==> inputs of job 3507 <==
==> flow/design.v (excerpt) <==
module MAC_Unit #(parameter WIDTH=32) (
    input logic clk,
    input logic reset,
    input  logic [WIDTH-1:0] a,
    input  logic [WIDTH-1:0] b,
    output logic [WIDTH*2-1:0] result
);
==> flow/config.mk <==
export PLATFORM = sky130hd
export DESIGN_NAME = MAC_Unit
export DESIGN_NICKNAME = MAC_Unit
export VERILOG_FILES = /design/flow/design.v
export SDC_FILE = /design/flow/constraint.sdc
export NUM_CORES = 4
export LEC_CHECK = 0
export CAP_MARGIN = 35
export CELL_PAD_IN_SITES_GLOBAL_PLACEMENT = 1
export CORE_ASPECT_RATIO = 1.28
export CORE_MARGIN = 7
export CORE_UTILIZATION = 24
export CTS_CLUSTER_DIAMETER = 277
export CTS_CLUSTER_SIZE = 97
export GPL_ROUTABILITY_DRIVEN = 1
export GPL_TIMING_DRIVEN = 1
export HOLD_SLACK_MARGIN = 0.25
export MAX_ROUTING_LAYER = met4
export MIN_ROUTING_LAYER = met1
export PLACE_DENSITY = 0.95
export SLEW_MARGIN = 0
export TNS_END_PERCENT = 10
==> flow/constraint.sdc <==
create_clock -name core_clock -period 8.31 [get_ports {clk}]
set_input_delay 1.6620 -clock core_clock [delete_from_list [all_inputs] [get_ports {clk}]]
set_output_delay 1.6620 -clock core_clock [all_outputs]
set_load 0.01 [all_outputs]
run.sh (not shown) runs the stock make flow with config.mk's settings and CLKGATE_MAP_FILE=.
==> inputs of job 5860, as changes to job 3507 <==
==> flow/config.mk (replaced) <==
export PLATFORM = sky130hd
export DESIGN_NAME = MAC_Unit
export DESIGN_NICKNAME = MAC_Unit
export VERILOG_FILES = /design/flow/design.v
export SDC_FILE = /design/flow/constraint.sdc
export NUM_CORES = 4
export LEC_CHECK = 0
export CAP_MARGIN = 0
export CORE_MARGIN = 2
export CORE_UTILIZATION = 72
export CTS_CLUSTER_DIAMETER = 305
export CTS_CLUSTER_SIZE = 42
export SLEW_MARGIN = 20
==> flow/constraint.sdc (replaced) <==
create_clock -name core_clock -period 6.46 [get_ports {clk}]
set_input_delay 1.2920 -clock core_clock [delete_from_list [all_inputs] [get_ports {clk}]]
set_output_delay 1.2920 -clock core_clock [all_outputs]
set_load 0.01 [all_outputs]
==> comparison <==
- Job 5860 ran to the end with violations: setup timing. Job 3507 completed with no timing, DRC or antenna violations.
- In synthesized cell count, job 3507 and job 5860 do not differ.
- Sequential share of layout area: job 5860 is lower than job 3507 (0.60 points).
- In job 3507 the global-route usage is lower than in job 5860, by 28 points.
- Hold slack: job 3507 is worse than job 5860 (0.011 ns).
- Of job 5860 and job 3507, job 3507 has the higher worst setup slack (gap 1.5 ns).
- Between job 5860 and job 3507, the lower clock skew is in job 5860 (gap 0.0042 ns).
- Against job 3507, the routed wire length of job 5860 is higher by 2.7%.
==> figures <==
Result of the run: job 3507 timing/DRC/antenna clean; job 5860 complete, but fails checks
Violated checks: job 3507 -; job 5860 setup timing
Filler cell count: job 3507 18,200; job 5860 3,146
Routability congestion estimate from global placement: job 3507 0.919; job 5860 0.941
Highest metal layer with signal wires: job 3507 met4; job 5860 met5
GRT met3 Usage: job 3507 0.0246; job 5860 0.0804
Pin count of the biggest net entering global routing: job 3507 98; job 5860 128
Origin of the worst setup path: job 3507 a_reg[22]; job 5860 a_reg[15]
Number of placed instances, taps included: job 3507 6,719; job 5860 5,502
R2R Path Start: job 3507 a_reg[22]; job 5860 a_reg[15]
Placement Setup Slack: job 3507 0.212 ns; job 5860 -1.26 ns
CORE AREA: job 3507 174,000 um2; job 5860 57,700 um2
Die X: job 3507 384 um; job 5860 245 um
Combinational share of cell area: job 3507 0.702; job 5860 0.686
M1 GR Usage: job 3507 0.146; job 5860 0.477
Highest clock frequency the design can meet: job 3507 0.124 GHz; job 5860 0.130 GHz
DRT iter0 DRCs: job 3507 1,872; job 5860 2,659
GRT Overall Usage: job 3507 0.131; job 5860 0.409

---

==> inputs of v5 <==
==> flow/design.v <==
module MAC_Unit #(parameter WIDTH=32) (
    input logic clk,
    input logic reset,
    input  logic [WIDTH-1:0] a,
    input  logic [WIDTH-1:0] b,
    output logic [WIDTH*2-1:0] result
);
    logic [WIDTH-1:0] a_reg, b_reg;
    logic [WIDTH*2-1:0] mult_result;  
    always_ff@(posedge clk or posedge reset) begin
        if (reset) begin
            a_reg <= '0;
            b_reg <= '0;
            mult_result <= '0;
            result <= '0;
        end else begin
            a_reg <= a;
            b_reg <= b;
            mult_result <= a_reg * b_reg;  
            result <= mult_result + result;  
        end 
    end
endmodule
==> flow/run.sh <==
#!/bin/bash
# the make line also repeats each setting of config.mk as NAME=value (left out here)
make -C /OpenROAD-flow-scripts/flow DESIGN_CONFIG=/design/flow/config.mk WORK_HOME=/design/flow/orfs CLKGATE_MAP_FILE= finish
==> flow/config.mk <==
export PLATFORM = sky130hd
export DESIGN_NAME = MAC_Unit
export DESIGN_NICKNAME = MAC_Unit
export VERILOG_FILES = /design/flow/design.v
export SDC_FILE = /design/flow/constraint.sdc
export NUM_CORES = 4
export LEC_CHECK = 0
export CAP_MARGIN = 40
export CORE_MARGIN = 2
export CORE_UTILIZATION = 72
export CTS_CLUSTER_SIZE = 42
export HOLD_SLACK_MARGIN = 0.27
export PLACE_DENSITY_LB_ADDON = 0.01
export SETUP_SLACK_MARGIN = 2.07
export SLEW_MARGIN = 20
==> flow/constraint.sdc <==
create_clock -name core_clock -period 7.29 [get_ports {clk}]
set_input_delay 1.4580 -clock core_clock [delete_from_list [all_inputs] [get_ports {clk}]]
set_output_delay 1.4580 -clock core_clock [all_outputs]
set_load 0.01 [all_outputs]
==> v25 (differences from v5) <==
CAP_MARGIN = 20   (was 40)
CTS_CLUSTER_SIZE = unset   (was 42)
HOLD_SLACK_MARGIN = unset   (was 0.27)
PLACE_DENSITY_LB_ADDON = unset   (was 0.01)
SETUP_SLACK_MARGIN = unset   (was 2.07)
==> flow/constraint.sdc (replaced) <==
create_clock -name core_clock -period 8.96 [get_ports {clk}]
set_input_delay 1.7920 -clock core_clock [delete_from_list [all_inputs] [get_ports {clk}]]
set_output_delay 1.7920 -clock core_clock [all_outputs]
set_load 0.01 [all_outputs]
==> v29 (differences from v5) <==
ABC_AREA = 1   (was unset)
CAP_MARGIN = 20   (was 40)
CORE_UTILIZATION = 40   (was 72)
CTS_CLUSTER_DIAMETER = 383   (was unset)
CTS_CLUSTER_SIZE = 31   (was 42)
HOLD_SLACK_MARGIN = unset   (was 0.27)
MAX_ROUTING_LAYER = met4   (was unset)
PLACE_DENSITY_LB_ADDON = unset   (was 0.01)
SETUP_SLACK_MARGIN = unset   (was 2.07)
==> flow/constraint.sdc (replaced) <==
create_clock -name core_clock -period 9.0 [get_ports {clk}]
set_input_delay 1.8000 -clock core_clock [delete_from_list [all_inputs] [get_ports {clk}]]
set_output_delay 1.8000 -clock core_clock [all_outputs]
set_load 0.01 [all_outputs]
==> results <==
- v5 ran to the end with violations: negative setup slack. v29 passed the timing, DRC and antenna checks. v25 finished with timing, DRC and antenna clean.
- Global-route usage: v5 > v25 > v29.
- The lowest hold slack belongs to v29, the highest to v25.
- Against v25, the fmax of v29 is higher by 12%.
- Clock-buffer cell count is the same in v29 and v5.

---

==> v21 <==
Starts from the design.v that is shown in full above.
Settings: LEC_CHECK=0, ABC_AREA=1, CAP_MARGIN=5, CELL_PAD_IN_SITES_GLOBAL_PLACEMENT=1, CORE_ASPECT_RATIO=0.92, CORE_MARGIN=6, CORE_UTILIZATION=40, SLEW_MARGIN=20; clock period 9.0 ns.
==> v4: changes against v21 <==
--- a/flow/config.mk
+++ b/flow/config.mk
@@ -7,7 +7,4 @@
 export LEC_CHECK = 0
-export ABC_AREA = 1
-export CAP_MARGIN = 5
-export CELL_PAD_IN_SITES_GLOBAL_PLACEMENT = 1
-export CORE_ASPECT_RATIO = 0.92
-export CORE_MARGIN = 6
+export CAP_MARGIN = 20
+export CORE_MARGIN = 2
 export CORE_UTILIZATION = 40
==> v3: changes against v21 <==
==> flow/config.mk (replaced) <==
export PLATFORM = sky130hd
export DESIGN_NAME = MAC_Unit
export DESIGN_NICKNAME = MAC_Unit
export VERILOG_FILES = /design/flow/design.v
export SDC_FILE = /design/flow/constraint.sdc
export NUM_CORES = 4
export LEC_CHECK = 0
export ABC_AREA = 0
export CAP_MARGIN = 40
export CORE_MARGIN = 2
export CORE_UTILIZATION = 72
export CTS_CLUSTER_DIAMETER = 305
export CTS_CLUSTER_SIZE = 42
export HOLD_SLACK_MARGIN = 0.29
export PLACE_DENSITY = 0.64
export SLEW_MARGIN = 20
==> flow/constraint.sdc (replaced) <==
create_clock -name core_clock -period 6.46 [get_ports {clk}]
set_input_delay 1.2920 -clock core_clock [delete_from_list [all_inputs] [get_ports {clk}]]
set_output_delay 1.2920 -clock core_clock [all_outputs]
set_load 0.01 [all_outputs]
==> comparison table <==
Outcome: v4 finished clean; v3 complete, but fails checks; v21 finished clean
Violated checks: v4 -; v3 negative setup slack; v21 -
Iteration-0 DRC count of the detailed router: v4 1840; v3 2659; v21 2457
Area growth, synth to finish: v4 8.84%; v3 18.0%; v21 8.15%
Layout clock area frac: v4 1.34%; v3 1.15%; v21 1.29%
Standard cell core area: v4 104000 µm²; v3 57700 µm²; v21 115000 µm²
Post-route worst setup slack: v4 320 ps; v3 -1210 ps; v21 1310 ps
Post-synthesis instance total: v4 4432; v3 4432; v21 6504
Largest fanout on the critical path: v4 22; v3 6; v21 17
# Taps: v4 1380; v3 765; v21 1512
Top-area cell type share of the netlist area: v4 42.8%; v3 42.8%; v21 38.3%
Post-CTS sizing: v4 0; v3 135; v21 0
Largest net degree at the start of global routing: v4 80; v3 128; v21 73
Library cell contributing the largest single delay on the critical path: v4 sky130_fd_sc_hd__dfrtp_1; v3 sky130_fd_sc_hd__fa_1; v21 sky130_fd_sc_hd__dfrtp_1
Initial DRT Pass Iterations: v4 6; v3 5; v21 6
Source of the critical timing path: v4 a_reg[10]; v3 a_reg[15]; v21 a_reg[18]
Instance count on the critical path: v4 26; v3 27; v21 24
Area of all placed cells without fillers: v4 45700 µm²; v3 49500 µm²; v21 50800 µm²
Post-detailed-route via-to-cell ratio: v4 5.12; v3 5.94; v21 4.65
Critical Path RT: v4 9410 ps; v3 6870 ps; v21 9450 ps
Number of antenna violations at the first check in global routing: v4 3; v3 6; v21 15
Worst slew margin relative to its limit: v4 18.8%; v3 44.3%; v21 23.8%
Post-Synthesis Mean Instance Area: v4 9.47 µm²; v3 9.47 µm²; v21 7.22 µm²
Estimated wirelength of the detail-placed design: v4 97700 µm; v3 93600 µm; v21 137000 µm
